--- design/flow/design.v ---
module rst_synch(clk, rst_n, RST_n);
  input RST_n, clk;
  output rst_n;
  reg ff1, ff2;
  always_ff @(negedge clk, negedge RST_n)
    if (!RST_n) begin
      ff1 <= 1'b0;
      ff2 <= 1'b0;
    end else begin
      ff1 <= 1'b1;
      ff2 <= ff1;
    end
  assign rst_n = ff2;
endmodule
module PWM11(clk, rst_n, duty, PWM_sig);
  input clk, rst_n;
  input[10:0] duty;
  output reg PWM_sig;
  reg[10:0] cnt;
  always_ff @(posedge clk, negedge rst_n)
    if (!rst_n) begin
      cnt <= 1'b0;
      PWM_sig <= 1'b0;
    end else begin
      cnt <= cnt + 1;
      PWM_sig <= cnt < duty;
    end
endmodule
module mtr_drv(clk, rst_n, lft_duty, rght_duty, DIRL, DIRR, PWML, PWMR);
  input clk, rst_n;
  input[11:0] lft_duty, rght_duty;
  output PWML, PWMR, DIRL, DIRR;
  wire[10:0] abs_rght_duty, abs_lft_duty;
  assign DIRR = rght_duty[11];
  assign abs_rght_duty = DIRR ? (~rght_duty[10:0]) : rght_duty[10:0];
  assign DIRL = lft_duty[11];
  assign abs_lft_duty = DIRL ? (~lft_duty[10:0]) : lft_duty[10:0];
  PWM11 rght_PWM(.clk(clk), .rst_n(rst_n), .duty(abs_rght_duty), .PWM_sig(PWMR));
  PWM11 lft_PWM(.clk(clk), .rst_n(rst_n), .duty(abs_lft_duty), .PWM_sig(PWML));
endmodule
module err_compute_DP(clk,en_accum,clr_accum,sub,sel,IR_R0,IR_R1,IR_R2,IR_R3,
                    IR_L0,IR_L1,IR_L2,IR_L3,error);
  input clk;							 
  input en_accum,clr_accum;				 
  input sub;							 
  input [2:0] sel;						 
  input [11:0] IR_R0,IR_R1,IR_R2,IR_R3;  
  input [11:0] IR_L0,IR_L1,IR_L2,IR_L3;  
  output reg signed [15:0] error;	 
	wire [15:0] selected_IR; 
	assign selected_IR = (sel==3'b000) ? {4'h0, IR_R0} :
						(sel==3'b001) ? {4'h0, IR_L0} :
						(sel==3'b010) ? {3'h0, IR_R1, 1'b0} :
						(sel==3'b011) ? {3'h0, IR_L1, 1'b0} :
						(sel==3'b100) ? {2'h0, IR_R2, 2'h0} :
						(sel==3'b101) ? {2'h0, IR_L2, 2'h0} :
						(sel==3'b110) ? {1'b0, IR_R3, 3'h0} :
						{1'b0, IR_L3, 3'h0};
	wire [15:0] selected_IR_comp;
	assign selected_IR_comp = sub ? (~selected_IR + 1'b1) : selected_IR;
	wire [15:0] next_error;
	assign next_error = error + selected_IR_comp;
  always_ff @(posedge clk)
    if (clr_accum)
	  error <= 16'h0000;
	else if (en_accum)
	  error <= next_error;  
endmodule
module err_compute_SM(sel, err_vld, IR_vld, clr_accum, en_accum, clk, rst_n);
	typedef enum reg [1:0] {IDLE, ERR, ACCUM} state_t;
		state_t state, nxt_state;
	input IR_vld, clk, rst_n;
	output logic err_vld, clr_accum, en_accum;
	output logic [2:0] sel;
	logic inc_sel, clr_sel;  
	always_ff @(posedge clk, negedge rst_n)
		if(!rst_n)
			state <= IDLE;
		else
			state <= nxt_state;
	always_ff @(posedge clk, negedge rst_n)
		if(!rst_n)
			sel <= 3'h0;
		else if(clr_sel)
			sel <= 3'h0;
		else if(inc_sel)
			sel <= sel + 1;
	always_comb begin
		nxt_state = IDLE;
		err_vld = 0;
		clr_accum = 0;
		en_accum = 0;
		inc_sel = 0;
		clr_sel = 0;
		case(state)
			IDLE: if(IR_vld) begin  
					nxt_state = ERR;
					clr_accum = 1;  
				end
			ERR: begin
					nxt_state = ACCUM;
					en_accum = 1;  
				end
			ACCUM: if(sel == 3'h7) begin  
					nxt_state = IDLE;
					err_vld = 1;  
					clr_sel = 1;
				end else begin  
					nxt_state = ERR;
					inc_sel = 1;  
				end
			default: nxt_state = IDLE;  
		endcase
	end
endmodule
module err_compute(error, err_vld, IR_vld, clk, rst_n, IR_R0,IR_R1,IR_R2,IR_R3,
                    IR_L0,IR_L1,IR_L2,IR_L3);
	input [11:0] IR_R0,IR_R1,IR_R2,IR_R3;
	input [11:0] IR_L0,IR_L1,IR_L2,IR_L3;
	input IR_vld, clk, rst_n;
	output reg signed [15:0] error;
	output logic err_vld;
	logic en_accum, clr_accum;
	wire [2:0] sel;	
	err_compute_SM sm(.sel(sel), .err_vld(err_vld), .IR_vld(IR_vld), .clr_accum(clr_accum), .en_accum(en_accum), .clk(clk), .rst_n(rst_n));			
	err_compute_DP datapath(.clk(clk),.en_accum(en_accum),.clr_accum(clr_accum),.sub(sel[0]),.sel(sel),.IR_R0(IR_R0),.IR_R1(IR_R1),.IR_R2(IR_R2),.IR_R3(IR_R3),
                    .IR_L0(IR_L0),.IR_L1(IR_L1),.IR_L2(IR_L2),.IR_L3(IR_L3),.error(error));
endmodule
module SPI_mstr16(clk,rst_n,SS_n,SCLK,MOSI,MISO,wrt,cmd,done,rd_data);
  input clk,rst_n;
  input wrt;
  input [15:0] cmd;
  input MISO;
  output reg done;		 
  output reg SS_n;		 
  output SCLK, MOSI;
  output [15:0] rd_data;
  typedef enum reg[1:0] {IDLE, FRNT_PRCH, MAIN, BCK_PRCH} state_t;
  state_t state, nxt_state;
  reg [15:0] shft_reg;
  reg [4:0] sclk_div;
  reg MISO_smpl;
  reg [3:0] bit_cnt;
  logic set_done,initialize,rst_sclk_div,shft,smpl;
  wire SCLK_rise_nxt, SCLK_fall_nxt;
  always @(posedge clk)
    if (initialize)
	  shft_reg <= cmd;
	else if (shft)
	  shft_reg <= {shft_reg[14:0],MISO_smpl};
  assign rd_data = shft_reg;
  assign MOSI = shft_reg[15];
  always @(posedge clk)
    if (smpl)
	  MISO_smpl <= MISO;
  always @(posedge clk)
    if (rst_sclk_div)
	  sclk_div <= 5'b10111;
	else
	  sclk_div <= sclk_div + 1;
  assign SCLK = sclk_div[4];
  assign SCLK_fall_nxt = &sclk_div;
  assign SCLK_rise_nxt = ~sclk_div[4] & &sclk_div[3:0];
  always @(posedge clk)
    if (initialize)
	  bit_cnt <= 4'b0000;
	else if (shft)
	  bit_cnt <= bit_cnt + 1;
  always @(posedge clk,negedge rst_n)
    if (!rst_n)
	  done <= 1'b0;			 
	else if (set_done)
	  done <= 1'b1;
	else if (initialize)
	  done <= 1'b0;
  always @(posedge clk,negedge rst_n)
    if (!rst_n)
	  SS_n <= 1'b1;			 
	else if (set_done)
	  SS_n <= 1'b1;
	else if (initialize)
	  SS_n <= 1'b0;
  always @(posedge clk, negedge	rst_n)
    if (!rst_n)
	  state <= IDLE;
	else
	  state <= nxt_state;
  always_comb begin
    nxt_state = IDLE;
	initialize = 0;
	rst_sclk_div = 0;
	set_done = 0;
	shft = 0;
	smpl = 0;
	case (state)
	  IDLE : begin
	    if (wrt) begin
		  initialize = 1;
		  nxt_state = FRNT_PRCH;
		end	 
        rst_sclk_div = 1;			 
	  end
	  FRNT_PRCH : begin
	    if (SCLK_rise_nxt) begin
		  smpl = 1;
		  nxt_state = MAIN;
		end else
		  nxt_state = FRNT_PRCH;
	  end
	  MAIN : begin
	    smpl = SCLK_rise_nxt;
		shft = SCLK_fall_nxt;
		if (&bit_cnt & SCLK_rise_nxt)
		  nxt_state = BCK_PRCH;
		else
		  nxt_state = MAIN;
	  end
	  BCK_PRCH : begin
	    if (SCLK_fall_nxt) begin
		  rst_sclk_div = 1;			 
		  set_done = 1;
		  shft = 1;
		  nxt_state = IDLE;
		end else
		  nxt_state = BCK_PRCH;  
	  end
	endcase
  end
endmodule
module A2D_intf(res, cnv_cmplt, strt_cnv, chnnl, SS_n, SCLK, MOSI, MISO, clk, rst_n);
typedef enum reg [1:0] {IDLE, CMD1, WAIT, CMD2} state_t;
	state_t state, nxt_state;
input strt_cnv, clk, rst_n;
input [2:0] chnnl;
output logic cnv_cmplt;
output [11:0] res;
input MISO;
output SS_n, SCLK, MOSI;
logic wrt, cmplt;
wire done;
wire [15:0] rd_data;
assign res[11:0] = ~rd_data[11:0];  
SPI_mstr16 spi(.cmd({2'b00, chnnl, 11'h000}), .wrt(wrt), .done(done), .rd_data(rd_data),
				.SS_n(SS_n), .SCLK(SCLK), .MOSI(MOSI), .MISO(MISO), .clk(clk), .rst_n(rst_n));
always_ff @(posedge clk, negedge rst_n)
	if(!rst_n)
		state <= IDLE;
	else
		state <= nxt_state;
always_comb begin
	nxt_state = IDLE;
	wrt = 0;
	cmplt = 0;
	case(state)
		IDLE: if(strt_cnv) begin   
				nxt_state = CMD1;
				wrt = 1;           
			end
		CMD1: if(done)             
				nxt_state = WAIT;
			   else
				nxt_state = CMD1;
		WAIT: begin
				nxt_state = CMD2;  
				wrt = 1;           
			end
		CMD2: if(done) begin       
				nxt_state = IDLE;
				cmplt = 1;         
			end else begin
				nxt_state = CMD2;
			end
		default: nxt_state = IDLE;
	endcase
end
always_ff @(posedge clk, negedge rst_n)
	if(!rst_n) begin
		cnv_cmplt <= 0;
	end else if(strt_cnv) begin  
		cnv_cmplt <= 0;
	end else if(cmplt) begin  
		cnv_cmplt <= 1;
	end
endmodule
module IR_intf(clk, rst_n, IR_R0, IR_R1, IR_R2, IR_R3, IR_L0, IR_L1, IR_L2, IR_L3, IR_en, IR_vld, line_present, SS_n, SCLK, MOSI, MISO);
  localparam LINE_THRES = 12'h040;
  parameter FAST_SIM = 0;
  input MISO, clk, rst_n;
  output reg [11:0] IR_R0, IR_R1, IR_R2, IR_R3, IR_L0, IR_L1, IR_L2, IR_L3;
  output logic IR_en, IR_vld, line_present;
  output SS_n, SCLK, MOSI;
  reg [17:0] tmr;
  reg [11:0] IR_max;
  logic rst_tmr, strt_cnv, clr, EN_R0, EN_R1, EN_R2, EN_R3, EN_L0, EN_L1, EN_L2, EN_L3, inc_chnnl, clr_chnnl;
  logic [2:0] chnnl;
  wire nxt_round, settled, cnv_cmplt;
  wire [11:0] res;
  typedef enum reg [2:0] { IDLE, WAIT_TMR, IR_SETTLE, START_CNV, WAIT_CNV } state_t;
  state_t state, next_state;
  A2D_intf a2d(.clk(clk), .rst_n(rst_n), .chnnl(chnnl), .strt_cnv(strt_cnv), .SS_n(SS_n), .SCLK(SCLK), .MOSI(MOSI), .MISO(MISO), .cnv_cmplt(cnv_cmplt), .res(res));
  always_ff @(posedge clk)
    if (EN_R0)
      IR_R0 <= res;
  always_ff @(posedge clk)
    if (EN_R1)
      IR_R1 <= res;
  always_ff @(posedge clk)
    if (EN_R2)
      IR_R2 <= res;
  always_ff @(posedge clk)
    if (EN_R3)
      IR_R3 <= res;
  always_ff @(posedge clk)
    if (EN_L0)
      IR_L0 <= res;
  always_ff @(posedge clk)
    if (EN_L1)
      IR_L1 <= res;
  always_ff @(posedge clk)
    if (EN_L2)
      IR_L2 <= res;
  always_ff @(posedge clk)
    if (EN_L3)
      IR_L3 <= res;
  always_ff @(posedge clk, negedge rst_n)
	if(!rst_n)
	  chnnl <= 3'b000;
    else if (clr_chnnl)
      chnnl <= 3'b000;
    else if (inc_chnnl)
      chnnl <= chnnl + 1;
  always_ff @(posedge clk, negedge rst_n)
  	if(!rst_n)
	  tmr <= 18'h00000;
    else if (rst_tmr)
      tmr <= 18'h00000;
    else
      tmr <= tmr + 1;
  always_ff @(posedge clk, negedge rst_n)
    if (!rst_n)
      state <= IDLE;
    else
      state <= next_state;
  always_ff @(posedge clk, negedge rst_n)
    if (!rst_n)
      line_present <= 1'b0;
    else if (IR_vld) begin
      if (IR_max > LINE_THRES)
        line_present <= 1'b1;
      else
        line_present <= 1'b0;
    end
  always_ff @(posedge clk,negedge rst_n)
    if(!rst_n)
      IR_max <= 12'h000;
    else if (clr)
      IR_max <= 12'h000;
    else if (cnv_cmplt && res > IR_max)
      IR_max <= res;
  always_comb begin
	next_state = IDLE;
    clr = 0;
    IR_en = 0;
    IR_vld = 0;
    rst_tmr = 0;
    strt_cnv = 0;
    inc_chnnl = 0;
    clr_chnnl = 0;
    EN_R0 = 0;
    EN_R1 = 0;
    EN_R2 = 0;
    EN_R3 = 0;
    EN_L0 = 0;
    EN_L1 = 0;
    EN_L2 = 0;
    EN_L3 = 0;
    case(state)
      default : begin
        clr = 1;
        rst_tmr = 1;
        next_state = WAIT_TMR;
      end
      WAIT_TMR : if (nxt_round) begin
        rst_tmr = 1;
        next_state = IR_SETTLE;
        clr = 1;
      end else begin
        clr = 1;
        next_state = WAIT_TMR;
      end
      IR_SETTLE : if (settled) begin
        IR_en = 1;
        clr_chnnl = 1;
        next_state = START_CNV;
      end else begin
        IR_en = 1;
        next_state = IR_SETTLE;
      end
      START_CNV : begin
        IR_en = 1;
        strt_cnv = 1;
        next_state = WAIT_CNV;
      end
      WAIT_CNV : if (cnv_cmplt) begin
        case (chnnl)
          3'b001 : EN_R1 = 1;
          3'b010 : EN_R2 = 1;
          3'b011 : EN_R3 = 1;
          3'b100 : EN_L0 = 1;
          3'b101 : EN_L1 = 1;
          3'b110 : EN_L2 = 1;
          3'b111 : EN_L3 = 1;
          default : EN_R0 = 1;
        endcase
        inc_chnnl = 1;
        if (chnnl == 3'b111) begin
		      rst_tmr = 1;
          IR_vld = 1;
          next_state = IDLE;
        end else begin
          IR_en = 1;
          next_state = START_CNV;
        end
      end else begin
        IR_en = 1;
        next_state = WAIT_CNV;
      end
    endcase
  end
  generate 
    if (FAST_SIM) begin
      assign nxt_round = &tmr[13:0];
      assign settled = &tmr[10:0];
    end else begin
      assign nxt_round = &tmr;
      assign settled = &tmr[11:0];
    end 
  endgenerate
endmodule
module PID(lft_speed, rght_speed, moving, error, err_vld, go, line_present, clk, rst_n);
	parameter FAST_SIM = 0;       
	localparam P_coeff = 7'h06;   
	localparam I_coeff = 7'h01;   
	localparam D_coeff = 7'h38;   
	output [11:0] lft_speed;      
	output [11:0] rght_speed;     
	output wire moving;           
	input [15:0] error;
	input err_vld, go, line_present;
	input clk, rst_n;
	reg [10:0] FRWRD;             
	reg signed [14:0] P_term;
	reg signed [9:0] I_term;
	reg signed [14:0] D_term;
	reg signed [14:0] P_term_flopped;
	reg signed [9:0] I_term_flopped;
	reg signed [14:0] D_term_flopped;
	wire signed [14:0] PID;
	wire [11:0] FRWRD_sum;
	wire [11:0] FRWRD_diff;
	wire incr_en;
	assign PID = go ? (P_term_flopped + {{5{I_term_flopped[9]}},I_term_flopped} + D_term_flopped) : 15'h0000;
	assign moving = (FRWRD > 11'h080) ? 1'b1 : 1'b0;  
	assign lft_speed = moving ? FRWRD_sum : {1'b0, FRWRD};  
	assign rght_speed = moving ? FRWRD_diff : {1'b0, FRWRD};  
	assign FRWRD_sum = {1'b0, FRWRD} + PID[14:3];  
	assign FRWRD_diff = {1'b0, FRWRD} - PID[14:3];
	assign incr_en = err_vld && ~&FRWRD[9:8];  
	always_ff @(posedge clk) begin
		P_term_flopped <= P_term;
		I_term_flopped <= I_term;  
		D_term_flopped <= D_term;
	end
	generate
		if(FAST_SIM) begin
			always_ff @(posedge clk, negedge rst_n)
				if(!rst_n)
					FRWRD <= 11'h000;
				else if(!go)
					FRWRD <= 11'h000;
				else if(incr_en)
					FRWRD <= FRWRD + 6'h20;
		end else begin
			always_ff @(posedge clk, negedge rst_n)
				if(!rst_n)
					FRWRD <= 11'h000;
				else if(!go)
					FRWRD <= 11'h000;
				else if(incr_en)
					FRWRD <= FRWRD + 6'h04;
		end
	endgenerate
	wire signed [10:0] err_sat;
	assign err_sat = (!error[15] && |error[14:10]) ? 11'h3ff :
						(error[15] && ~&error[14:10]) ? 11'h400 :
						error[10:0];
	assign P_term = $signed(P_coeff)*err_sat;  
	logic [10:0] err_sat_flopped, prev_err;
	wire [10:0] D_diff;
	wire signed [7:0] D_diff_sat;
	always_ff @(posedge clk, negedge rst_n)
		if(!rst_n) begin
			err_sat_flopped <= 11'h000;
			prev_err <= 11'h000;
		end else if(err_vld) begin
			err_sat_flopped <= err_sat;
			prev_err <= err_sat_flopped;
		end
	assign D_diff = err_sat - prev_err;
	assign D_diff_sat = (!D_diff[10] && |D_diff[9:7]) ? 8'h7f :
						(D_diff[10] && ~&D_diff[9:7]) ? 8'h80 :
						D_diff[7:0];
	assign D_term = $signed(D_coeff)*D_diff_sat;
	logic signed [15:0] integrator;
    logic [15:0] ext_err_sat;  
    logic [15:0] temp_sum;  
    logic [15:0] res_sum;  
    logic overflow_sel;  
    logic res_sel;  
    assign ext_err_sat = { {5{err_sat[10]}}, err_sat[10:0] };
    assign temp_sum = integrator + ext_err_sat;  
    assign res_sum = (~overflow_sel && err_vld) ? temp_sum : integrator;  
	assign I_term = $signed(I_coeff)*integrator[15:6];
    always_ff @(posedge clk, negedge rst_n)
        if (!rst_n)
            integrator <= 0;
        else if (res_sel)
            integrator <= 0;
        else
            integrator <= res_sum;
    always_comb begin
        overflow_sel = 0;
        if (ext_err_sat[15] == integrator[15] && ext_err_sat[15] != temp_sum[15]) begin
            overflow_sel = 1;
        end
    end
    logic prev_line;  
    always_ff @(posedge clk, negedge rst_n)
        if (!rst_n) 
            prev_line <= 0;
        else
            prev_line <= line_present;
    logic pos_edge;  
    assign pos_edge = (prev_line == 0) && (line_present == 1);
    assign res_sel = pos_edge | (~go) | (~moving);
endmodule
module UART_rcv(rdy, rx_data, clr_rdy, RX, clk, rst_n);
typedef enum reg [1:0] {IDLE, START, RXS} state_t;
	state_t state, nxt_state;
input clk, rst_n;
input clr_rdy;
output [7:0] rx_data;
input RX;
output reg rdy;
reg [12:0] baud_cnt;
reg [3:0] bit_cnt;
reg [8:0] rx_shft_reg;
reg RX_metastable, RX_stable, RX_previous;
reg start, shift, receiving, set_rdy;  
always_ff @(posedge clk)
	if(start)
		bit_cnt <= 4'h0;
	else if(shift)
		bit_cnt <= bit_cnt+1;
always_ff @(posedge clk)
	if(start)
		baud_cnt <= 13'h0000;
	else if(shift)
		baud_cnt <= 13'h0000;
	else if(receiving)
		baud_cnt <= baud_cnt+1;
assign shift = (baud_cnt == 13'h1458);  
always_ff @(posedge clk)
	RX_metastable <= RX;
always_ff @(posedge clk) begin
	RX_stable <= RX_metastable;
	RX_previous <= RX_stable;  
end
always_ff @(posedge clk)
	if(shift)
		rx_shft_reg <= {RX_stable, rx_shft_reg} >> 1;  
assign rx_data = rx_shft_reg;
always_ff @(posedge clk, negedge rst_n)
	if(!rst_n)
		rdy <= 1'b0;
	else if(clr_rdy || start)
		rdy <= 1'b0;
	else if(set_rdy)
		rdy <= 1'b1;
always_ff @(posedge clk, negedge rst_n)
	if(!rst_n)
		state <= IDLE;
	else
		state <= nxt_state;
always_comb begin
	nxt_state = IDLE;
	start = 0;
	receiving = 0;
	set_rdy = 0;
	case(state)
		IDLE: if(!RX_stable && RX_previous) begin  
				nxt_state = START;
				start = 1;
			end
		START: begin
			nxt_state = RXS;
			receiving = 1;
			end
		RXS: if(bit_cnt == 4'h9) begin  
				nxt_state = IDLE;
				set_rdy = 1;
			end else begin
				nxt_state = RXS;
				receiving = 1;
			end
		default: nxt_state = IDLE;  
	endcase
end
endmodule
module UART_wrapper(cmd_rdy, clr_cmd_rdy, cmd, RX, clk, rst_n);
typedef enum reg [1:0] {BYTE1, BYTE2} state_t;
	state_t state, nxt_state;
input clr_cmd_rdy, RX, clk, rst_n;
output logic [15:0] cmd;
output logic cmd_rdy;
wire rx_rdy;
wire [7:0] rx_data;
logic clr_rx_rdy, set_cmd_rdy, shft_byte;
UART_rcv UART_rx(.clk(clk),.rst_n(rst_n),.RX(RX),.rdy(rx_rdy),.rx_data(rx_data),.clr_rdy(clr_rx_rdy));
always_ff @(posedge clk)
	if(shft_byte)
		cmd <= {cmd[7:0],rx_data[7:0]};  
always_ff @(posedge clk, negedge rst_n)
	if(!rst_n)
		state <= BYTE1;
	else
		state <= nxt_state;
always_comb begin
	nxt_state = BYTE1;
	clr_rx_rdy = 0;
	shft_byte = 0;
	set_cmd_rdy = 0;
	case(state)
		BYTE1: if(rx_rdy) begin  
			shft_byte = 1;  
			clr_rx_rdy = 1;  
			nxt_state = BYTE2;
		end
		BYTE2: if(rx_rdy) begin  
			shft_byte = 1;  
			clr_rx_rdy = 1;  
			set_cmd_rdy = 1;  
			nxt_state = BYTE1;
		end else
			nxt_state = BYTE2;
		default: nxt_state = BYTE1;
	endcase
end
always_ff @(posedge clk, negedge rst_n)
	if(!rst_n)
		cmd_rdy <= 0;
	else if(clr_cmd_rdy)
		cmd_rdy <= 0;
	else if(set_cmd_rdy)
		cmd_rdy <= 1;
endmodule
module cmd_proc(clk,rst_n,BMPL_n,BMPR_n,go,err_opn_lp,line_present,buzz,RX);
input clk,rst_n,BMPL_n,BMPR_n,RX,line_present;
output logic go;
output logic buzz;
output reg [15:0] err_opn_lp;
logic last_veer_right, nxt_cmd, cmd_rdy, cap_cmd, rst_tmr;
logic [15:0] cmd;
logic [1:0] cmd_reg;
logic [15:0] cmd_shft_reg;
logic [25:0] tmr;
logic REV_tmr1, REV_tmr2, BMP_DBNC_tmr;
logic shft;
logic en_buzz;
logic [14:0] buzz_cntr;
parameter FAST_SIM = 0;
UART_wrapper UART(.cmd(cmd), .cmd_rdy(cmd_rdy), .clr_cmd_rdy(cap_cmd), .RX(RX), .clk(clk), .rst_n(rst_n));
always_ff @(posedge clk, negedge rst_n)begin 
	if(!rst_n)
		cmd_shft_reg[15:0] <= 16'h0000;
	else if(cap_cmd) begin 
		cmd_shft_reg[15:0] <= cmd[15:0];
	end else if(shft) begin 
		cmd_shft_reg[15:0] <= {2'b0 , cmd_shft_reg[15:2]}; 
	end 
end 
assign cmd_reg[1:0] = cmd_shft_reg[1:0];
always_ff@(posedge clk, negedge rst_n) begin 
	if(!rst_n)
		buzz_cntr <= 15'b000000000000000;
	else if(en_buzz)
		buzz_cntr <= buzz_cntr + 1;
end 
assign buzz = buzz_cntr[14];
always_ff @(posedge clk, negedge rst_n) begin 
	if(!rst_n)
		last_veer_right <= 0;
	else if(nxt_cmd)
		last_veer_right <= cmd_reg[0];
end 
always_ff @(posedge clk, negedge rst_n) begin
	if(!rst_n)
		tmr <= 0;
	else if(rst_tmr)
		tmr <= 0;
	else
		tmr <= tmr + 1;
end 
typedef enum reg [3:0] { IDLE, READY, CLR_GO, ASSERT_ERR_OPN_LP_1,ASSERT_ERR_OPN_LP_2, RST_ERR_OPN_LP, ASSERT_LFT_RGHT_ERR,BUZZ_100MS, BUZZ, REGULAR_VEER} state_t;
state_t state, next_state;
  always_ff @(posedge clk, negedge rst_n)
    if (!rst_n)
      state <= IDLE;
    else
      state <= next_state;
assign shft = nxt_cmd;
always_comb begin 
	next_state = IDLE;
	nxt_cmd = 0;
	cap_cmd = 0;
	err_opn_lp = 0;
	go = 0;
	rst_tmr = 0;
	en_buzz = 0;
	case (state) 
	IDLE : begin 
		if(cmd_rdy && line_present) begin 
			next_state = READY;
			cap_cmd = 1;
			go = 1;
		end else
			next_state = IDLE;
	end 
	READY : begin
		cap_cmd = 0;
		if(line_present) begin 
			if(!BMPL_n || !BMPR_n) begin 
				go = 0;
				rst_tmr = 1;
				en_buzz = 1;
				next_state = BUZZ_100MS;
				if(BMPL_n && BMPR_n)
					next_state = READY;
				else
					next_state = BUZZ;
			end else begin
				go = 1;
				next_state = READY;
			end
		end else if(cmd_shft_reg[1:0] == 2'b11) begin 
			go = 0;
			rst_tmr = 1;
			next_state = ASSERT_ERR_OPN_LP_1;
		end else if(|cmd_shft_reg[1:0]) begin
			go = 1;
			rst_tmr = 1;
			next_state = REGULAR_VEER;
		end else begin 
			go = 0;
			rst_tmr = 1;
			next_state = IDLE;
		end 
	end
	REGULAR_VEER : begin
		go = 1;
		if(cmd_shft_reg[0]) begin
			err_opn_lp = 16'h340;
			next_state = REGULAR_VEER;
		end else begin
			err_opn_lp = -16'h340;
			next_state = REGULAR_VEER;
		end 
		if(line_present) begin 
			nxt_cmd = 1;
			next_state = READY;
		end else
			next_state = REGULAR_VEER;
	end
	ASSERT_ERR_OPN_LP_1 : begin 
		go = 1;
		if(!last_veer_right) begin 
			if(!REV_tmr1) begin 
				err_opn_lp = -16'h1E0;
				next_state = ASSERT_ERR_OPN_LP_1;
			end else begin 
				go = 0;
				rst_tmr = 1;
				next_state = ASSERT_ERR_OPN_LP_2;
			end 
		end else begin 
			if(!REV_tmr1) begin 
				err_opn_lp = 16'h1E0;
				next_state = ASSERT_ERR_OPN_LP_1;
			end else begin 
				go = 0;
				rst_tmr = 1;
				next_state = ASSERT_ERR_OPN_LP_2;
			end 
		end
	end 
	ASSERT_ERR_OPN_LP_2 : begin 
		go = 1;
		if(!last_veer_right) begin 
			if(!REV_tmr2) begin 
				err_opn_lp = 16'h380;
				next_state = ASSERT_ERR_OPN_LP_2;
			end else begin 
				rst_tmr = 1;
				next_state = RST_ERR_OPN_LP;
			end 
		end else begin 
			if(!REV_tmr2) begin 
				err_opn_lp = -16'h380;
				next_state = ASSERT_ERR_OPN_LP_2;
			end else begin 
				rst_tmr = 1;
				next_state = RST_ERR_OPN_LP;
			end 
		end
	end 
	RST_ERR_OPN_LP : begin
		go = 1; 
		err_opn_lp = 0;
		if(line_present) begin
			nxt_cmd = 1;
			next_state = READY;
		end	else
			next_state = RST_ERR_OPN_LP;
	end 
	BUZZ_100MS : begin
		en_buzz = 1;
		if(BMP_DBNC_tmr) begin 
			if(BMPL_n && BMPR_n) begin 
				en_buzz = 0;
				next_state = READY;
			end else begin 
				next_state = BUZZ;
			end
		end else
			next_state = BUZZ_100MS;
	end 
	BUZZ : begin
		en_buzz = 1;
		if(BMPL_n && BMPR_n) begin 
			en_buzz = 0;
			next_state = READY;
		end else begin 
			next_state = BUZZ;
		end
	end 
	endcase
end 
 generate 
    if (FAST_SIM) begin
      assign REV_tmr1 = tmr[20:16] == 5'h0A ? 1'b1 : 1'b0;
      assign REV_tmr2 = tmr[20:16] == 5'h10 ? 1'b1 : 1'b0;
	  assign BMP_DBNC_tmr = &tmr[16:0];
    end else begin
      assign REV_tmr1 = tmr[20:16] == 5'h16 ? 1'b1 : 1'b0;
      assign REV_tmr2 = tmr[25:21] == 5'h1F ? 1'b1 : 1'b0;
	  assign BMP_DBNC_tmr = &tmr[21:0];
    end 
  endgenerate
endmodule 
module MazeRunner(clk,RST_n,SS_n,MOSI,MISO,SCLK,PWMR,PWML,
                  DIRR,DIRL,IR_EN,BMPL_n,BMPR_n,buzz,
				  buzz_n,RX,LED);
  input clk;		 
  input RST_n;		 
  output SS_n;		 
  output MOSI;		 
  output SCLK;		 
  input MISO;		 
  output PWMR;		 
  output PWML;		 
  output DIRR;		 
  output DIRL;		 
  output IR_EN;		 
  input BMPL_n;		 
  input BMPR_n;		 
  output buzz;		 
  output buzz_n;
  input RX;			 
  output [7:0] LED;	 
  wire rst_n;		 
  wire send_resp;	 
  wire cmd_rdy;		 
  wire [15:0] cmd;	 
  wire clr_cmd_rdy;	 
  wire [11:0] IR_R0,IR_R1,IR_R2,IR_R3;
  wire [11:0] IR_L0,IR_L1,IR_L2,IR_L3;
  wire moving;
  wire IR_vld;					 
  wire line_present;		 
  wire err_vld;				 
  wire go;
  wire [15:0] err_raw;		 
  wire [15:0] err_opn_lp;	 
  wire [15:0] error;		 
  wire signed [11:0] lft_spd,rght_spd;
  wire bmp_raw;				 
  localparam FAST_SIM = 1;		 
  rst_synch iRST(.clk(clk),.RST_n(RST_n),.rst_n(rst_n));
  mtr_drv iDRV(.clk(clk), .rst_n(rst_n), .lft_duty(lft_spd), .rght_duty(rght_spd), .DIRL(DIRL), .DIRR(DIRR), .PWML(PWML), .PWMR(PWMR));
  IR_intf #(.FAST_SIM(FAST_SIM)) iINTF(.clk(clk), .rst_n(rst_n), .IR_R0(IR_R0), .IR_R1(IR_R1), .IR_R2(IR_R2), .IR_R3(IR_R3), .IR_L0(IR_L0), .IR_L1(IR_L1), .IR_L2(IR_L2), .IR_L3(IR_L3), .IR_en(IR_EN), .IR_vld(IR_vld), .line_present(line_present), .SS_n(SS_n), .SCLK(SCLK), .MOSI(MOSI), .MISO(MISO));
  err_compute iERR(.error(err_raw), .err_vld(err_vld), .IR_R0(IR_R0), .IR_L0(IR_L0), .IR_R1(IR_R1), .IR_L1(IR_L1), .IR_R2(IR_R2), .IR_L2(IR_L2), .IR_R3(IR_R3), .IR_L3(IR_L3), .IR_vld(IR_vld), .clk(clk), .rst_n(rst_n));
  cmd_proc #(FAST_SIM) iCMDPROC(.clk(clk), .rst_n(rst_n), .BMPL_n(BMPL_n), .BMPR_n(BMPR_n), .go(go), .err_opn_lp(err_opn_lp), .line_present(line_present), .buzz(buzz), .RX(RX));
  assign buzz_n = ~buzz;
  assign error = (line_present) ? err_raw : err_opn_lp;	 
  PID #(.FAST_SIM(FAST_SIM)) iPID(.clk(clk), .rst_n(rst_n), .lft_speed(lft_spd), .rght_speed(rght_spd), .moving(moving), .error(error), .err_vld(err_vld), .go(go), .line_present(line_present));
  assign LED = 0;  
endmodule
--- design/flow/run.sh ---
#!/bin/bash
# the make line also repeats each setting of config.mk as NAME=value (left out here)
make -C /OpenROAD-flow-scripts/flow DESIGN_CONFIG=/design/flow/config.mk WORK_HOME=/design/flow/orfs CLKGATE_MAP_FILE= finish
--- design/flow/config.mk ---
export PLATFORM = sky130hd
export DESIGN_NAME = MazeRunner
export DESIGN_NICKNAME = MazeRunner
export VERILOG_FILES = /design/flow/design.v
export SDC_FILE = /design/flow/constraint.sdc
export NUM_CORES = 4
export LEC_CHECK = 0
export ABC_AREA = 1
export CAP_MARGIN = 20
export CORE_MARGIN = 2
export CORE_UTILIZATION = 72
export CTS_CLUSTER_DIAMETER = 389
export PLACE_DENSITY = 0.37
export SETUP_SLACK_MARGIN = -0.23
export SLEW_MARGIN = 20
--- design/flow/constraint.sdc ---
create_clock -name core_clock -period 5.01 [get_ports {clk}]
set_input_delay 1.0020 -clock core_clock [delete_from_list [all_inputs] [get_ports {clk}]]
set_output_delay 1.0020 -clock core_clock [all_outputs]
set_load 0.01 [all_outputs]
==> results of run 1 <==
routing by layer:
layer	vias to the layer above	routed length, microns	part of all wire (%)	track usage (%)
li1	8768	-	-	-
met1	8913	22110	39	40.45
met2	676	28650	51	58.32
met3	223	2889	5.2	3.961
met4	0	2447	4.4	12.32
met5	-	0	0	0
layout make-up:
cell class / count / area [sq um]
Clock buffer: 61 / 1214
Timing Repair Buffer: 229 / 1774
Tap cell: 396 / 495.5
Multi-Input combinational cell: 1675 / 11010
Sequential cell: 409 / 10410
Clock inverter: 19 / 236.5
Fill cell: 1559 / 3978
Inverter: 390 / 1470
metrics by stage:
step | worst slack [ps] | hold WS (ps) | utilization [%] | power [W]
3_3_place_gp | -307.4 | 298.1 | 78.50 | 0.003642
5_1_grt | -968.9 | 309.6 | 87.00 | 0.007010
3_5_place_dp | -609.9 | 312.1 | 78.50 | 0.003648
4_1_cts | -374.5 | 309.6 | 85.45 | 0.006840
6_report | -802.2 | 309.1 | 87.00 | 0.006845
2_1_floorplan | -3276 | 291.7 | - | 0.003619
timing repair:
action,CTS,global route
gates resized,75,86
pin swaps,68,59
endpoints found under the setup margin,7,32
hold buffers,0,0
buffers inserted,51,23
==> metrics.csv, run 1 <==
metric,value,unit
drt drc,0,
Post-Syn Area,22350,sq um
Inst Count DP,3037,
Seq pwr share,50.8,%
ys async rst share,46.70,%
crit path to,iPID.D_term_flopped[14],
htree depth,2,
Post-synth seq share,46.55,%
most frequent cells after synthesis,"nand2_1 (463), inv_1 (376), dfrtp_1 (181), o21ai_0 (175), nor2_1 (168)",
nets@finish,2939,
Worst-path clk slew,60,ps
Crit Path Class,flip-flop to flip-flop,
Fail Reasons,negative setup slack,
power in the clock group,0.00324,W
final setup vio count,23,
part of the power in the clock network,47.3,%
GPL Wtd Cong,0.8798,
Logic pwr share,1.9,%
peak supply drop,438.2,uV
Clock Latency Late Sink,560,ps
CP required,5490,ps
CTS tree,yes,
P_int,0.005397,W
WHS Path Cells,0,
detailed-route wire length,56100,microns
Max Slew Vio Count,0,
leak pwr,12.19,nW
first-pass GRT wire length,87510,microns
number of synthesized register bits,409,
Tmin final,5812,ps
Max-area cell share,20.26,%
Yosys Instances,2524,
most popular library cell in the synthesized design by count,nand2_1,
Top area cell types,"dfrtp_1 (20%), edfxtp_1 (17%), ha_1 (9.1%)",
port bufs,15,
GRT Overall Usage,32.55,%
Worst Clk Skew,23.12,ps
via count,18580,
"CP delay by family, top",AND-OR/OR-AND gates,
Sinks on Clock Net,409,
Initial DRC Count,1485,
die y size,180.2,microns
critical path depth,35,
die width,180.2,microns
worst min-delay path endpoint,iRST.ff2,
Synth Area in XOR/XNOR,5.133,%
Worst Setup End Kind,flip-flop,
critical path peak fanout,7,
CTS root buf,clkbuf_16,
Synth area leader,dfrtp_1,
CP startpoint,iCMDPROC.tmr[19],
Num CTS Buffers,43,
sw frac,21.15,%
Critical Path Slowest Stage Cell,fa_1,
Worst-Margin Slew,1163,ps
Ys Warns,15,
hold path startpoint,iRST.ff1,
TritonRoute pass-1 iters,6,
post-route insts no fill,3179,
placed wire-length estimate,36270,microns
GR Overflow Total,0,
yosys stat area,22350,sq um
R2R Setup Slk,-800,ps
Net Sw Power,0.001448,W
Die Size,32470,sq um
WP buf/inv,4,
fmax,172.1,MHz
# diodes,0,
HP Class,flip-flop to flip-flop,
Via-to-Cell Ratio,5.845,
"Simple Share, Synth",17.78,%
Power Sequential,0.00348,W
dominant kind of combinational cell,simple AND/OR/NAND/NOR gates,
Main power group,registers,
Worst Reg-to-Reg Cells,35,
vias in the first global route,18287,
Post-DRT Antenna Nets,0,
RR Startpoint,iCMDPROC.tmr[19],
Cell Type Count,71,
Init Core Util,73.07,%
ys flop type,dfrtp_1,
routed len/inst,17.65,microns
Placement Cell Area,24010,sq um
Adder Area Share,11.09,%
unrepaired setup endpoints after global routing,true,
Startpoint Class,flip-flop,
fin worst setup slack,-802.2,ps
"EDFF count, synth",125,
antenna violations before repair,1,
synthesized instance count,2524,
worst stage delay on the critical path,580,ps
aoi share,11.41,%
maxcap violations,0,
Tcrit/Tclk final,116.0,%
Critical Path AT,6290,ps
# rows,64,
Final Hold Violation Tally,0,
Post-Syn Area per Cell,8.856,sq um
Area Growth Syn to Fin,19.05,%
status,"complete, but fails checks",
I/O Pins,24,
r2r endpoint,iPID.D_term_flopped[14],
P_comb,0.000129,W
core area,30590,sq um
mux share,0.1455,%
largest net degree at the start of global routing,37,
PD cells,257.2,nW/um^2
max_slew headroom,22.17,%
Log Warnings,51,
CTS Buffer Depth,3,
setup_tns,-5938,ps
"Design Area, Final",26610,sq um
==> inputs of run 2 (changes only) <==
- CTS_CLUSTER_DIAMETER: 389 -> 29
- PLACE_DENSITY: 0.37 -> 0.64
- SETUP_SLACK_MARGIN: -0.23 -> 1.26
- clock period: 5.01 -> 5.09 ns (I/O delays scaled with it)
==> metrics.csv, run 2 <==
metric,value,unit,change
Top area cell types,"dfrtp_1 (20%), edfxtp_1 (17%), ha_1 (9.1%)",,
core area,30590,sq um,unchanged
number of synthesized register bits,409,,unchanged
GPL Wtd Cong,0.9118,,+3.6%
ys flop type,dfrtp_1,,
Init Core Util,73.07,%,unchanged
Failed at,global routing (5_1_grt),,
Ys Warns,15,,unchanged
yosys stat area,22350,sq um,unchanged
Stop Error,[ERROR GRT-0232] Routing congestion too high. Check the congestion heatmap in the GUI.,,
Adder Area Share,11.09,%,unchanged
dpl ws,-322.5,ps,+287.5 ps
placed wire-length estimate,36980,microns,+2.0%
dominant kind of combinational cell,simple AND/OR/NAND/NOR gates,,
Placement Cell Area,24060,sq um,+0.19%
ys async rst share,46.70,%,unchanged
most frequent cells after synthesis,"nand2_1 (463), inv_1 (376), dfrtp_1 (181), o21ai_0 (175), nor2_1 (168)",,
Post-synth seq share,46.55,%,unchanged
Post-Syn Area,22350,sq um,unchanged
synthesized instance count,2524,,unchanged
CTS root buf,clkbuf_16,,
htree depth,3,,+1
"EDFF count, synth",125,,unchanged
Synth Area in XOR/XNOR,5.133,%,unchanged
Post-Syn Area per Cell,8.856,sq um,unchanged
Max-area cell share,20.26,%,unchanged
die y size,180.2,microns,unchanged
most popular library cell in the synthesized design by count,nand2_1,,
Yosys Instances,2524,,unchanged
Die Size,32470,sq um,unchanged
GR Overflow Total,2124,,
status,did not finish,,
I/O Pins,24,,unchanged
GRT Overall Usage,97.22,%,
# rows,64,,unchanged
"Simple Share, Synth",17.78,%,unchanged
Sinks on Clock Net,409,,unchanged
Synth area leader,dfrtp_1,,
Inst Count DP,3013,,-0.79%
die width,180.2,microns,unchanged
mux share,0.1455,%,unchanged
port bufs,15,,unchanged
aoi share,11.41,%,unchanged
CTS Buffer Depth,3,,unchanged
Cell Type Count,71,,unchanged
Num CTS Buffers,85,,+98%
[run 2: what timing repair did]
action	in CTS
gates cloned	1
endpoints found under the setup margin	40
buffers inserted	88
hold buffers	0
pin swaps	90
gates resized	174
[run 2: through the flow]
step	power (W)	utilization (%)
CTS	0.009543	93.23
detailed placement	0.003596	78.65
global placement	0.003587	78.65
floorplan	0.003562	-
[run 2: per-layer routing]
layer  GRT overflow  GRT usage (%)
met5              6          44.30
met4            577          110.1
met3             29          78.94
met2           1488          119.9
met1             24          88.63
==> inputs of run 3 (changes only) <==
- ABC_AREA: 1 -> default
- CTS_CLUSTER_DIAMETER: 29 -> default
- CTS_CLUSTER_SIZE: default -> 50
- PLACE_DENSITY: 0.64 -> 0.66
- SETUP_SLACK_MARGIN: 1.26 -> -0.46
- clock period: 5.09 -> 4.6 ns (I/O delays scaled with it)
==> metrics.csv, run 3 <==
metric,value,unit,change
Crit Path Class,flip-flop to flip-flop,,
post-route insts no fill,2913,,
part of the power in the clock network,47.2,%,
MI comb area,11760,sq um,
nets@finish,2672,,
"CP delay by family, top",AND-OR/OR-AND gates,,
first-pass GRT wire length,88550,microns,
Seq pwr share,50.7,%,
Worst Clk Skew,29.64,ps,
Post-Syn Area per Cell,10.12,sq um,+14%
die width,178.8,microns,-0.75%
CTS tree,yes,,
post-layout util,89.73,%,
htree depth,2,,-1
die y size,178.8,microns,-0.75%
RR Startpoint,iCMDPROC.tmr[18],,
routed len/inst,20.93,microns,
ys flop type,dfrtp_1,,
"Design Area, Final",27230,sq um,
Final Hold Violation Tally,0,,
Net Sw Power,0.001666,W,
WP buf/inv,8,,
antenna violations before repair,3,,
number of synthesized register bits,409,,unchanged
Top area cell types,"dfrtp_1 (21%), edfxtp_1 (17%), ha_1 (9.3%)",,
Worst Setup End Kind,flip-flop,,
Tcrit/Tclk final,130.6,%,
core area,30350,sq um,-0.79%
Logic pwr share,2.1,%,
r2r endpoint,iPID.D_term_flopped[13],,
cts hold-fix bufs,0,,unchanged
leak pwr,11.78,nW,
CTS Buffer Depth,3,,unchanged
P_comb,0.000155,W,
max_slew headroom,32.88,%,
Yosys Instances,2176,,-14%
CP startpoint,iCMDPROC.tmr[18],,
Tmin final,6009,ps,
Worst Reg-to-Reg Cells,27,,
synthesized instance count,2176,,-14%
TritonRoute pass-1 iters,5,,
hold path startpoint,iRST.ff1,,
peak supply drop,406.1,uV,
CTS root buf,clkbuf_16,,
Clock Latency Late Sink,570,ps,
Synth area leader,dfrtp_1,,
Max-area cell share,20.58,%,+0.31 points
GRT Overall Usage,34.91,%,
unrepaired setup endpoints after global routing,true,,
critical path peak fanout,5,,
Critical Path Slowest Stage Cell,fa_1,,
status,"complete, but fails checks",,
P_int,0.005875,W,
# rows,64,,unchanged
ys async rst share,46.70,%,unchanged
Main power group,registers,,
fmax,166.4,MHz,
dominant kind of combinational cell,simple AND/OR/NAND/NOR gates,,
Initial DRC Count,1939,,
Power Sequential,0.00382,W,
PD cells,276.9,nW/um^2,
Startpoint Class,flip-flop,,
most frequent cells after synthesis,"nand2_1 (213), nor2_1 (192), dfrtp_1 (181), ha_1 (163), inv_1 (139)",,
Cell Type Count,84,,+18%
Fail Reasons,negative setup slack,,
Die Size,31990,sq um,-1.5%
WHS Path Cells,0,,
via count,18603,,
yosys stat area,22010,sq um,-1.5%
aoi share,13.25,%,+1.8 points
Ys Warns,15,,unchanged
Critical Path AT,6490,ps,
worst stage delay on the critical path,540,ps,
crit path to,iPID.D_term_flopped[13],,
GPL Wtd Cong,0.8684,,-4.8%
Filler Cell Count,1295,,
mux share,2.080,%,+1.9 points
final setup vio count,17,,
Area Growth Syn to Fin,23.73,%,
Worst-Margin Slew,1007,ps,
detailed-route wire length,60960,microns,
Log Warnings,51,,
Num CTS Buffers,42,,-51%
placed wire-length estimate,35690,microns,-3.5%
critical path depth,27,,
Inst Count DP,2779,,-7.8%
CP required,5080,ps,
Placement Cell Area,24530,sq um,+1.9%
Max Slew Vio Count,0,,
GR Overflow Total,0,,
power in the clock group,0.00356,W,
"most used cell, CP",buf_4,,
fin worst setup slack,-1409,ps,
vias in the first global route,18068,,
maxcap violations,0,,
Via-to-Cell Ratio,6.386,,
worst min-delay path endpoint,iRST.ff2,,
R2R Setup Slk,-1410,ps,
Adder Area Share,11.27,%,+0.17 points
Init Core Util,72.53,%,-0.55 points
"EDFF count, synth",125,,unchanged
Synth Area in XOR/XNOR,7.486,%,+2.4 points
HP Class,flip-flop to flip-flop,,
Sinks on Clock Net,409,,unchanged
sw frac,22.09,%,
most popular library cell in the synthesized design by count,nand2_1,,
largest net degree at the start of global routing,54,,
drt drc,0,,
Worst-path clk slew,70,ps,
port bufs,15,,unchanged
"Simple Share, Synth",14.85,%,-2.9 points
register area,10410,sq um,
Post-DRT Antenna Nets,0,,
I/O Pins,24,,unchanged
Post-Syn Area,22010,sq um,-1.5%
Post-synth seq share,47.27,%,+0.72 points
run 3: final cells by class:
type                    instances  share of cell area (%)
well taps                     396                   1.819
diodes                          2                 0.01838
inverters                     140                   1.939
clock buffers                  55                   4.420
clock inverters                23                  0.9556
flip-flops and latches        409                   38.22
multi-input cells            1566                   43.17
repair buffers                322                   9.464
run 3: timing repair:
| action | in CTS | in global routing |
|---|---|---|
| buffers inserted | 41 | 22 |
| gates resized | 86 | 76 |
| pin swaps | 66 | 74 |
| endpoints found under the setup margin | 13 | 16 |
run 3: layer usage:
layer | share of wire, % | up-vias | global-route usage, %
li1 | - | 8274 | -
met4 | 6.0 | 2 | 17.48
met3 | 7.4 | 317 | 5.852
met1 | 37 | 9045 | 41.67
met5 | 0.021 | - | 0
met2 | 50 | 965 | 61.03
run 3: per-stage QoR:
step | total power, W | worst slack, ps | hold slack, ps | TNS (ps)
2_1_floorplan | 0.003983 | -3481 | 291.7 | -656540
3_3_place_gp | 0.004020 | -1082 | 295.6 | -9882
3_5_place_dp | 0.004031 | -1327 | 299.9 | -11940
4_1_cts | 0.007528 | -1031 | 296.8 | -10390
5_1_grt | 0.007733 | -1691 | 308.9 | -19100
6_report | 0.007541 | -1409 | 296.2 | -13770
==> inputs of run 4 (changes only) <==
- ABC_AREA: default -> 1
- CTS_CLUSTER_SIZE: 50 -> 74
- MAX_ROUTING_LAYER: default -> met4
- PLACE_DENSITY: 0.66 -> 0.37
- SETUP_SLACK_MARGIN: -0.46 -> -0.02
- clock period: 4.6 -> 5.12 ns (I/O delays scaled with it)
==> metrics.csv, run 4 <==
metric,value,unit,change
status,"complete, but fails checks",,
Fail Reasons,negative setup slack,,
fmax,174.9,MHz,+5.1%
aoi share,11.41,%,-1.8 points
Initial DRC Count,1531,,-21%
largest net degree at the start of global routing,140,,+160%
leak pwr,12.01,nW,+1.9%
Crit Path Class,flip-flop to flip-flop,,
number of synthesized register bits,409,,unchanged
Main power group,registers,,
Adder Area Share,11.09,%,-0.17 points
Worst-path clk slew,60,ps,about the same
"EDFF count, synth",125,,unchanged
Worst Reg-to-Reg Cells,35,,+30%
synthesized instance count,2524,,+16%
dpl ws,-359.4,ps,+967.9 ps
first-pass GRT wire length,86610,microns,-2.2%
GPL Wtd Cong,0.8855,,+2.0%
"CP delay by family, top",AND-OR/OR-AND gates,,
antenna violations before repair,0,,-3
P_int,0.005128,W,-13%
r2r endpoint,iPID.D_term_flopped[14],,
part of the power in the clock network,46.5,%,-0.7 points
Init Core Util,73.07,%,+0.55 points
WHS Path Cells,0,,unchanged
Cell Type Count,71,,-15%
GRT Overall Usage,33.23,%,-1.7 points
port bufs,15,,unchanged
Placement Cell Area,23960,sq um,-2.3%
crit path to,iPID.D_term_flopped[14],,
critical path depth,35,,+30%
max_slew headroom,29.52,%,-3.4 points
Worst Setup End Kind,flip-flop,,
dominant kind of combinational cell,simple AND/OR/NAND/NOR gates,,
placed wire-length estimate,35940,microns,+0.70%
Die Size,32470,sq um,+1.5%
"most used cell, CP",nand2_1,,
drt drc,0,,unchanged
CTS Buffer Depth,3,,unchanged
WP buf/inv,6,,-2
# diodes,0,,-2
CP required,5590,ps,+510 ps
routed len/inst,17.48,microns,-16%
GR Overflow Total,0,,unchanged
Post-Syn Area,22350,sq um,+1.6%
Log Warnings,53,,+3.9%
unrepaired setup endpoints after global routing,true,,
I/O Pins,24,,unchanged
peak supply drop,328.0,uV,-19%
Sinks on Clock Net,409,,unchanged
detailed-route wire length,54860,microns,-10%
Seq pwr share,51.8,%,+1.1 points
ys flop type,dfrtp_1,,
CP startpoint,iCMDPROC.tmr[19],,
die width,180.2,microns,+0.75%
Top area cell types,"dfrtp_1 (20%), edfxtp_1 (17%), ha_1 (9.1%)",,
Post-Syn Area per Cell,8.856,sq um,-12%
Tcrit/Tclk final,111.7,%,-19 points
"Simple Share, Synth",17.78,%,+2.9 points
Max Slew Vio Count,0,,unchanged
vias in the first global route,18322,,+1.4%
Worst Clk Skew,20.73,ps,-8.907 ps
via count,18177,,-2.3%
ys async rst share,46.70,%,unchanged
Max-area cell share,20.26,%,-0.31 points
htree depth,2,,unchanged
RR Startpoint,iCMDPROC.tmr[19],,
cts hold-fix bufs,0,,unchanged
R2R Setup Slk,-600,ps,+810 ps
"Design Area, Final",26230,sq um,-3.7%
die y size,180.2,microns,+0.75%
Via-to-Cell Ratio,5.791,,-9.3%
Worst-Margin Slew,1053,ps,+46.43 ps
hold path startpoint,iRST.ff1,,
Logic pwr share,1.7,%,-0.4 points
worst min-delay path endpoint,iRST.ff2,,
critical path peak fanout,7,,+2
mux share,0.1455,%,-1.9 points
Post-synth seq share,46.55,%,-0.72 points
core area,30590,sq um,+0.79%
CTS root buf,clkbuf_16,,
Net Sw Power,0.001423,W,-15%
HP Class,flip-flop to flip-flop,,
Synth Area in XOR/XNOR,5.133,%,-2.4 points
Final Hold Violation Tally,0,,unchanged
Power Sequential,0.00339,W,-11%
Yosys Instances,2524,,+16%
PD cells,249.8,nW/um^2,-9.8%
nets@finish,2900,,+8.5%
Area Growth Syn to Fin,17.33,%,
sw frac,21.72,%,-0.37 points
yosys stat area,22350,sq um,+1.6%
most popular library cell in the synthesized design by count,nand2_1,,
Synth area leader,dfrtp_1,,
fin worst setup slack,-596.8,ps,+811.8 ps
final setup vio count,10,,-7
P_comb,0.000111,W,-28%
CTS tree,yes,,
# rows,64,,unchanged
Tmin final,5717,ps,-291.8 ps
Critical Path Slowest Stage Cell,fa_1,,
Post-DRT Antenna Nets,0,,unchanged
power in the clock group,0.00305,W,-14%
TritonRoute pass-1 iters,6,,+1
Startpoint Class,flip-flop,,
Ys Warns,15,,unchanged
most frequent cells after synthesis,"nand2_1 (463), inv_1 (376), dfrtp_1 (181), o21ai_0 (175), nor2_1 (168)",,
Num CTS Buffers,42,,unchanged
worst stage delay on the critical path,570,ps,+30 ps
Critical Path AT,6190,ps,-300 ps
maxcap violations,0,,unchanged
Clock Latency Late Sink,560,ps,about the same
[run 4: final cells by class]
| type | count | area, sq um |
|---|---|---|
| clock buffer | 50 | 1142 |
| fill | 1709 | 4363 |
| clock inverter | 28 | 236.5 |
| sequential | 409 | 10410 |
| multi-input combinational | 1675 | 10940 |
| inverter | 390 | 1470 |
| tap | 396 | 495.5 |
| timing repair buffer | 191 | 1529 |
[run 4: what timing repair did]
action,4_1_cts,5_1_grt
buffers inserted,26,22
endpoints found under the setup margin,9,13
gates resized,53,90
gates cloned,0,0
pin swaps,43,76
[run 4: routing by layer]
layer  up-vias  wire [microns]  track usage (%)
met1      8677           21390            39.12
li1       8662               -                -
met2       666           28500            58.58
met5         -               0                -
met3       172            3022            4.244
met4         0            1946            12.13
[run 4: stage by stage]
step / setup TNS [ps] / std cells / util [%] / power, W / hold slack [ps]
3_3_place_gp: -518.1 / 3019 / 78.32 / 0.003560 / 301.1
3_5_place_dp: -1713 / 3019 / 78.32 / 0.003568 / 313.0
2_1_floorplan: -596600 / 2532 / - / 0.003541 / 291.7
5_1_grt: -6495 / 3139 / 85.74 / 0.006712 / 324.4
6_report: -3424 / 3139 / 85.74 / 0.006551 / 308.7
4_1_cts: -1112 / 3123 / 84.09 / 0.006569 / 312.9
==> inputs of run 5 (changes only) <==
- CORE_UTILIZATION: 72 -> 34
- CTS_CLUSTER_DIAMETER: default -> 77
- CTS_CLUSTER_SIZE: 74 -> default
- GPL_ROUTABILITY_DRIVEN: default -> 0
- GPL_TIMING_DRIVEN: default -> 0
- HOLD_SLACK_MARGIN: default -> 0.19
- MIN_ROUTING_LAYER: default -> met2
- PLACE_DENSITY: 0.37 -> default
- SETUP_SLACK_MARGIN: -0.02 -> -0.12
- SLEW_MARGIN: 20 -> 5
- clock period: 5.12 -> 13.5 ns (I/O delays scaled with it)
==> metrics.csv, run 5 <==
metric,value,unit,change
Worst Setup End Kind,output port,,
Critical Path AT,7000,ps,+810 ps
crit path to,DIRL,,
antenna violations before repair,0,,unchanged
CP startpoint,BMPL_n,,
R2R Setup Slk,5070,ps,+5670 ps
vias in the first global route,24809,,+35%
GR Overflow Total,0,,unchanged
"CP delay by family, top",buffers and inverters,,
Main power group,the clock network,,
Critical Path Slowest Stage Cell,clkdlybuf4s50_1,,
Yosys Instances,2524,,unchanged
Power Sequential,0.00129,W,-62%
yosys stat area,22350,sq um,unchanged
critical path peak fanout,10,,+3
drt drc,0,,unchanged
HP Class,flip-flop to flip-flop,,
max_slew headroom,23.26,%,-6.3 points
Startpoint Class,input pin,,
I/O Pins,24,,unchanged
Logic pwr share,1.9,%,+0.2 points
WHS Path Cells,0,,unchanged
leak pwr,11.52,nW,-4.1%
post-CTS sizing,0,,-100%
Placement Cell Area,24000,sq um,+0.16%
unrepaired setup endpoints after global routing,false,,
sw frac,21.92,%,+0.20 points
via count,23071,,+27%
hold path startpoint,iRST.ff1,,
Worst-Margin Slew,1146,ps,+92.50 ps
port bufs,15,,unchanged
post-route insts no fill,3518,,+12%
mux share,0.1455,%,unchanged
P_comb,0.0000521,W,
P_int,0.002096,W,-59%
critical path depth,23,,-34%
Num CTS Buffers,47,,+12%
ys async rst share,46.70,%,unchanged
CTS tree,yes,,
Inst Count DP,3429,,+14%
Post-synth seq share,46.55,%,unchanged
worst min-delay path endpoint,iRST.ff2,,
power in the clock group,0.00135,W,-56%
htree depth,2,,unchanged
Ys Warns,15,,unchanged
Sinks on Clock Net,409,,unchanged
number of synthesized register bits,409,,unchanged
Log Warnings,46,,-13%
WP buf/inv,7,,+1
Tcrit/Tclk final,71.82,%,-40 points
Net Sw Power,0.0005883,W,-59%
Adder Area Share,11.09,%,unchanged
peak supply drop,104.8,uV,-68%
Die Size,67810,sq um,+110%
Initial DRC Count,3019,,+97%
Init Core Util,34.18,%,-39 points
Max-area cell share,20.26,%,unchanged
maxcap violations,0,,unchanged
Via-to-Cell Ratio,6.558,,+13%
die y size,260.4,microns,+45%
Post-Syn Area,22350,sq um,unchanged
Seq pwr share,47.9,%,-3.9 points
Post-DRT Antenna Nets,0,,unchanged
detailed-route wire length,48300,microns,-12%
CP required,10800,ps,+5210 ps
"Design Area, Final",25660,sq um,-2.1%
most frequent cells after synthesis,"nand2_1 (463), inv_1 (376), dfrtp_1 (181), o21ai_0 (175), nor2_1 (168)",,
aoi share,11.41,%,unchanged
part of the power in the clock network,50.1,%,+3.6 points
post-layout util,39.25,%,-46 points
critical path cell sequence,clkdlybuf4s50_1 -> nand2_1 -> nand2_1 -> nand2_1 -> nand2_1 -> nor2_2 -> clkbuf_1 -> nor3_1 -> inv_1 -> ha_1 -> clkbuf_1 -> o21bai_1 -> a21oi_1 -> o21bai_1 -> nand2_1 -> nand2_1 -> nand2_1 -> nand2_1 -> nand2_1 -> nand3_1 -> buf_2 -> inv_1 -> clkdlybuf4s50_1,,
Max Slew Vio Count,0,,unchanged
most popular library cell in the synthesized design by count,nand2_1,,
Worst Clk Skew,27.14,ps,+6.409 ps
Tmin final,9696,ps,
"Simple Share, Synth",17.78,%,unchanged
Worst Reg-to-Reg Cells,5,,-86%
status,"complete, no violations",,
CTS Buffer Depth,3,,unchanged
Final Hold Violation Tally,0,,unchanged
Post-Syn Area per Cell,8.856,sq um,unchanged
# rows,94,,+47%
Clock Latency Late Sink,610,ps,+50 ps
placed wire-length estimate,34600,microns,-3.7%
"most used cell, CP",nand2_1,,
GRT Overall Usage,22.95,%,-10 points
nets@finish,2806,,-3.2%
Synth area leader,dfrtp_1,,
Top area cell types,"dfrtp_1 (20%), edfxtp_1 (17%), ha_1 (9.1%)",,
cts hold-fix bufs,0,,unchanged
routed len/inst,13.73,microns,-21%
Cell Type Count,71,,unchanged
CTS root buf,clkbuf_16,,
worst stage delay on the critical path,500,ps,-70 ps
first-pass GRT wire length,81120,microns,-6.3%
ys flop type,dfrtp_1,,
Area Growth Syn to Fin,14.82,%,
# diodes,0,,unchanged
Synth Area in XOR/XNOR,5.133,%,unchanged
postcts setup bufs,0,,-100%
Worst-path clk slew,40,ps,-20 ps
largest net degree at the start of global routing,20,,-86%
Crit Path Class,input pin to output port,,
"EDFF count, synth",125,,unchanged
PD cells,104.6,nW/um^2,-58%
core area,65390,sq um,+110%
TritonRoute pass-1 iters,8,,+2
dominant kind of combinational cell,simple AND/OR/NAND/NOR gates,,
RR Startpoint,iRST.ff2,,
synthesized instance count,2524,,unchanged
die width,260.4,microns,+45%
r2r endpoint,iERR.sm.state[0],,
final setup vio count,0,,-10
fmax,103.1,MHz,
-- run 5: cell type report --
class / instances / area, sq um
buffer: 58 / 291.5
clock buffer: 73 / 1500
clock inverter: 15 / 161.4
fill: 6588 / 39730
inverter: 390 / 1464
multi-input combinational: 1675 / 10240
sequential: 409 / 10410
tap: 864 / 1081
timing repair buffer: 34 / 520.5
-- run 5: per-stage QoR --
stage	setup slack [ps]	power, W	hold WS [ps]	setup TNS, ps
final	3804	0.002684	292.3	0
after global routing	3337	0.002780	303.7	0
after CTS	3870	0.002706	297.9	0
after detailed placement	3828	0.001364	297.8	0
after global placement	-1812	0.001352	294.1	-322200
after floorplan	969.1	0.001343	291.7	0
-- run 5: per-layer routing --
metal | routed length [microns] | global-route usage, % | vias up
met5 | 0 | - | -
met4 | 2881 | 3.825 | 0
met3 | 19330 | 30.31 | 389
met2 | 26080 | 26.25 | 5529
met1 | 0 | - | 8730
li1 | - | - | 8423
==> inputs of run 6 (changes only) <==
- ABC_AREA: 1 -> 0
- CAP_MARGIN: 20 -> 5
- CELL_PAD_IN_SITES_DETAIL_PLACEMENT: default -> 0
- CELL_PAD_IN_SITES_GLOBAL_PLACEMENT: default -> 1
- CORE_MARGIN: 2 -> 5
- CORE_UTILIZATION: 34 -> 27
- CTS_CLUSTER_DIAMETER: 77 -> 78
- CTS_CLUSTER_SIZE: default -> 93
- HOLD_SLACK_MARGIN: 0.19 -> -0.04
- MAX_ROUTING_LAYER: met4 -> default
- MIN_ROUTING_LAYER: met2 -> met1
- PLACE_DENSITY_LB_ADDON: default -> 0.17
- SETUP_SLACK_MARGIN: -0.12 -> -0.3
- SLEW_MARGIN: 5 -> 10
- clock period: 13.5 -> 5.67 ns (I/O delays scaled with it)
==> metrics.csv, run 6 <==
metric,value,unit,change
GRT Overall Usage,12.63,%,-10 points
WHS Path Cells,0,,unchanged
r2r endpoint,iPID.D_term_flopped[13],,
Worst Reg-to-Reg Cells,29,,+24
crit path to,iPID.D_term_flopped[13],,
dominant kind of combinational cell,simple AND/OR/NAND/NOR gates,,
worst stage delay on the critical path,560,ps,+60 ps
die width,295.5,microns,+13%
worst min-delay path endpoint,iRST.ff2,,
htree depth,2,,unchanged
Synth area leader,dfrtp_1,,
Critical Path Slowest Stage Cell,fa_1,,
Post-Syn Area,22010,sq um,-1.5%
Main power group,registers,,
unrepaired setup endpoints after global routing,true,,
Worst-path clk slew,100,ps,+60 ps
HP Class,flip-flop to flip-flop,,
fin worst setup slack,-296.6,ps,-4100 ps
CTS root buf,clkbuf_16,,
# diodes,0,,unchanged
Worst-Margin Slew,1012,ps,-133.9 ps
Crit Path Class,flip-flop to flip-flop,,
critical path peak fanout,5,,-5
sw frac,24.68,%,+2.8 points
Tmin final,5967,ps,
Ys Warns,15,,unchanged
Max-area cell share,20.58,%,+0.31 points
post-route insts no fill,3388,,-3.7%
GR Overflow Total,0,,unchanged
drt drc,0,,unchanged
aoi share,13.25,%,+1.8 points
routed len/inst,16.32,microns,+19%
P_int,0.004455,W,+110%
peak supply drop,159.9,uV,+53%
number of synthesized register bits,409,,unchanged
Clock Latency Late Sink,580,ps,-30 ps
Die Size,87330,sq um,+29%
Yosys Instances,2176,,-14%
Filler Cell Count,8281,,+26%
RR Startpoint,iINTF.line_present,,
critical path depth,29,,+26%
Logic pwr share,2.4,%,+0.5 points
WP buf/inv,5,,-2
Max Slew Vio Count,0,,unchanged
Init Core Util,27.28,%,-6.9 points
final setup vio count,5,,+5
synthesized instance count,2176,,-14%
yosys stat area,22010,sq um,-1.5%
Power Sequential,0.00309,W,+140%
CTS Buffer Depth,3,,unchanged
largest net degree at the start of global routing,34,,+70%
hold path startpoint,iRST.ff1,,
Top area cell types,"dfrtp_1 (21%), edfxtp_1 (17%), ha_1 (9.3%)",,
CP startpoint,iINTF.line_present,,
P_comb,0.000141,W,+170%
setup_tns,-861.9,ps,-861.9 ps
part of the power in the clock network,45.4,%,-4.7 points
Area Growth Syn to Fin,19.79,%,
maxcap violations,0,,unchanged
I/O Pins,24,,unchanged
TritonRoute pass-1 iters,5,,-3
PD cells,224.3,nW/um^2,+110%
vias in the first global route,15858,,-36%
Post-Syn Area per Cell,10.12,sq um,+14%
"CP delay by family, top",AND-OR/OR-AND gates,,
cts hold-fix bufs,0,,unchanged
leak pwr,10.74,nW,-6.8%
Critical Path AT,6410,ps,-590 ps
core area,80680,sq um,+23%
max_slew headroom,32.30,%,+9.0 points
mux share,2.080,%,+1.9 points
Tcrit/Tclk final,105.2,%,+33 points
power in the clock group,0.00268,W,+99%
Worst Clk Skew,40.39,ps,+13.25 ps
Log Warnings,49,,+6.5%
placed wire-length estimate,39870,microns,+15%
Final Hold Violation Tally,0,,unchanged
ys async rst share,46.70,%,unchanged
Net Sw Power,0.001460,W,+150%
Synth Area in XOR/XNOR,7.486,%,+2.4 points
Inst Count DP,3274,,-4.5%
CTS tree,yes,,
Cell Type Count,84,,+18%
Post-DRT Antenna Nets,0,,unchanged
nets@finish,2492,,-11%
Worst Setup End Kind,flip-flop,,
# rows,104,,+11%
Startpoint Class,flip-flop,,
port bufs,15,,unchanged
ys flop type,dfrtp_1,,
via count,15919,,-31%
Post-synth seq share,47.27,%,+0.72 points
"Simple Share, Synth",14.85,%,-2.9 points
status,"complete, but fails checks",,
Num CTS Buffers,35,,-26%
antenna violations before repair,1,,+1
detailed-route wire length,55280,microns,+14%
CP required,6120,ps,-4680 ps
most popular library cell in the synthesized design by count,nand2_1,,
Adder Area Share,11.27,%,+0.17 points
Sinks on Clock Net,409,,unchanged
Via-to-Cell Ratio,4.699,,-28%
first-pass GRT wire length,89420,microns,+10%
Seq pwr share,52.2,%,+4.3 points
Initial DRC Count,724,,-76%
Fail Reasons,negative setup slack,,
"EDFF count, synth",125,,unchanged
most frequent cells after synthesis,"nand2_1 (213), nor2_1 (192), dfrtp_1 (181), ha_1 (163), inv_1 (139)",,
fmax,167.6,MHz,
"most used cell, CP",a21o_1,,
die y size,295.5,microns,+13%
R2R Setup Slk,-300,ps,-5370 ps
-- run 6: layout make-up --
class / count / area (sq um) / area share [%]
multi-input combinational: 1566 / 11550 / 43.82
tap: 1060 / 1326 / 5.030
timing repair buffer: 88 / 959.7 / 3.640
sequential: 409 / 10410 / 39.48
clock inverter: 24 / 360.3 / 1.367
buffer: 61 / 291.5 / 1.106
clock buffer: 40 / 925.9 / 3.512
inverter: 140 / 538.0 / 2.041
-- run 6: metal layers --
metal | up-vias | track usage, % | routed length [microns]
met5 | - | 0 | 13
met2 | 160 | 20.52 | 25380
met3 | 55 | 1.886 | 1730
met4 | 2 | 2.505 | 881
met1 | 7778 | 18.06 | 27270
li1 | 7924 | - | -
-- run 6: what timing repair did --
item / 4_1_cts / 5_1_grt
endpoints found under the setup margin: 16 / 12
resized: 62 / 106
pin swaps: 20 / 64
setup buffers: 23 / 41
-- run 6: per-stage QoR --
| stage | setup WS [ps] | total power [W] | instance area (sq um) | utilization, % | hold WS, ps |
|---|---|---|---|---|---|
| after global routing | -532.9 | 0.006173 | 26370 | 32.68 | 315.1 |
| after global placement | -5862 | 0.003263 | 23550 | 29.20 | 297.1 |
| after CTS | -357.6 | 0.006046 | 25660 | 31.80 | 301.8 |
| final | -296.6 | 0.005915 | 26370 | 32.68 | 299.5 |
| after floorplan | -2946 | 0.003232 | 22080 | - | 291.7 |
| after detailed placement | -1545 | 0.003300 | 23910 | 29.63 | 300.1 |
Power is estimated from default activity; no workload was simulated.
